// enduro_video
module enduro_video(iRST_n,
                    iVGA_CLK,
                    show_cars,
                    car_user_x,
                    car2_x,
                    car2_y,
                    car3_x,
                    car3_y,
                    oBLANK_n,
                    oHS,
                    oVS,
                    b_data,
                    g_data,
                    r_data);
clock: 6.38 ns
lec_check: 0
abc_area: 1
cap_margin: 30
core_margin: 2
core_utilization: 72
cts_cluster_diameter: 220
cts_cluster_size: 51
gpl_routability_driven: 0
hold_slack_margin: 0.08
place_density: 0.35
setup_slack_margin: -0.34
slew_margin: 30
run.sh (not shown) runs the stock make flow with config.mk's settings and CLKGATE_MAP_FILE=.
The first run finished but failed the layout checks on negative setup slack.
==> next run, changes <==
==> flow/config.mk (replaced) <==
export PLATFORM = sky130hd
export DESIGN_NAME = enduro_video
export DESIGN_NICKNAME = enduro_video
export VERILOG_FILES = /design/flow/design.v
export SDC_FILE = /design/flow/constraint.sdc
export NUM_CORES = 4
export LEC_CHECK = 0
export CAP_MARGIN = 20
export CORE_MARGIN = 2
export CORE_UTILIZATION = 40
export SLEW_MARGIN = 20
==> flow/constraint.sdc (replaced) <==
create_clock -name core_clock -period 15.0 [get_ports {iVGA_CLK}]
set_input_delay 3.0000 -clock core_clock [delete_from_list [all_inputs] [get_ports {iVGA_CLK}]]
set_output_delay 3.0000 -clock core_clock [all_outputs]
set_load 0.01 [all_outputs]
What happened:
- The changed run produced a clean layout
- power fell by 58%
- area after synthesis rose by 6.4%
- final area fell by 0.45%
- core utilization fell by 40 points
- synthesized cell count fell by about 7%
==> next run, changes <==
--- a/flow/config.mk
+++ b/flow/config.mk
@@ -10,0 +11,3 @@
+export CTS_CLUSTER_DIAMETER = 397
+export CTS_CLUSTER_SIZE = 100
+export SETUP_SLACK_MARGIN = 4.46
Outcome: Via count is unchanged. Total power does not change. Worst setup slack is unchanged. Maximum frequency does not change. Register-to-register slack stays flat. Hold slack does not change. Utilization stays the same. First-iteration DRC count is unchanged. Combinational power barely changes. Design area is unchanged. Area after synthesis does not change.
==> next run, changes <==
--- a/flow/config.mk
+++ b/flow/config.mk
@@ -7,0 +8 @@
+export ABC_AREA = 0
@@ -8,0 +10 @@
+export CORE_ASPECT_RATIO = 0.5
@@ -10,2 +12,2 @@
-export CORE_UTILIZATION = 40
-export CTS_CLUSTER_DIAMETER = 397
+export CORE_UTILIZATION = 58
+export CTS_CLUSTER_DIAMETER = 285
@@ -13 +15,2 @@
-export SETUP_SLACK_MARGIN = 4.46
+export HOLD_SLACK_MARGIN = 0.23
+export PLACE_DENSITY = 0.83
Result: The changed run finished clean; setup slack loses 0.21 ns; global-route usage came out higher by 9.3 points; critical path depth came out higher by 6; fmax came out lower by 2.4%; clock power came out higher by about 8%; utilization came out higher by 19 points; hold slack loses 0.0038 ns; synthesized cell count is unchanged.


enduro_video again, from the RTL that the note above started with.
Settings: LEC_CHECK=0, ABC_AREA=1, CAP_MARGIN=20, CORE_MARGIN=2, CORE_UTILIZATION=72, CTS_CLUSTER_DIAMETER=103, CTS_CLUSTER_SIZE=37, PLACE_DENSITY_LB_ADDON=0.26, SLEW_MARGIN=20; clock period 7.62 ns.
==> next run, changes <==
ABC_AREA = not set   (was 1)
CORE_UTILIZATION = 71   (was 72)
CTS_CLUSTER_DIAMETER = not set   (was 103)
CTS_CLUSTER_SIZE = 40   (was 37)
PLACE_DENSITY_LB_ADDON = not set   (was 0.26)
clock period = 11.7 ns   (was 7.62 ns; I/O delays follow)
Effect: The changed run produced a clean layout. Design area went up by a few percent. Critical path depth decreases by 33. Global-route usage decreases by 1.1 points. Clock power is lower by well over a third. Sequential cell count does not change. Sequential share of layout area went down by 0.18 points. Setup slack gets better by 2.8 ns. Routed wire length went up by a few percent.
==> next run, changes <==
CORE_UTILIZATION = 38   (was 71)
CTS_CLUSTER_DIAMETER = 380   (was not set)
CTS_CLUSTER_SIZE = 100   (was 40)
HOLD_SLACK_MARGIN = 0.23   (was not set)
clock period = 15.0 ns   (was 11.7 ns; I/O delays follow)
After rerunning: First-iteration DRC count decreases by roughly a tenth; worst setup slack improved by 3.2 ns; clock power decreases by roughly a tenth; clock skew stays flat; die area increases by well over a third; global-route usage decreases by 21 points; synthesized cell count does not change; cell area increases by a few percent.
==> next run, changes <==
ABC_AREA = 0   (was not set)
CORE_UTILIZATION = 65   (was 38)
CTS_CLUSTER_DIAMETER = 285   (was 380)
PLACE_DENSITY = 0.38   (was not set)
The new run finished with timing, DRC and antenna clean; global-route usage grows by 17 points; utilization grows by 28 points; final area shrinks by 2.0%; die size shrinks by 41%; via count grows by 5.2%; area after synthesis is unchanged; worst setup slack got worse by 0.26 ns.
==> next run, changes <==
ABC_AREA = 1   (was 0)
CORE_UTILIZATION = 38   (was 65)
PLACE_DENSITY = 0.83   (was 0.38)
- clock skew fell by 0.0087 ns
- setup slack gets worse by 2.0 ns
- flip-flop count does not change
- maximum frequency fell by 19%
- global-route usage fell by 18 points
- total power fell by 1.5%
Power is estimated from default activity; no workload was simulated.
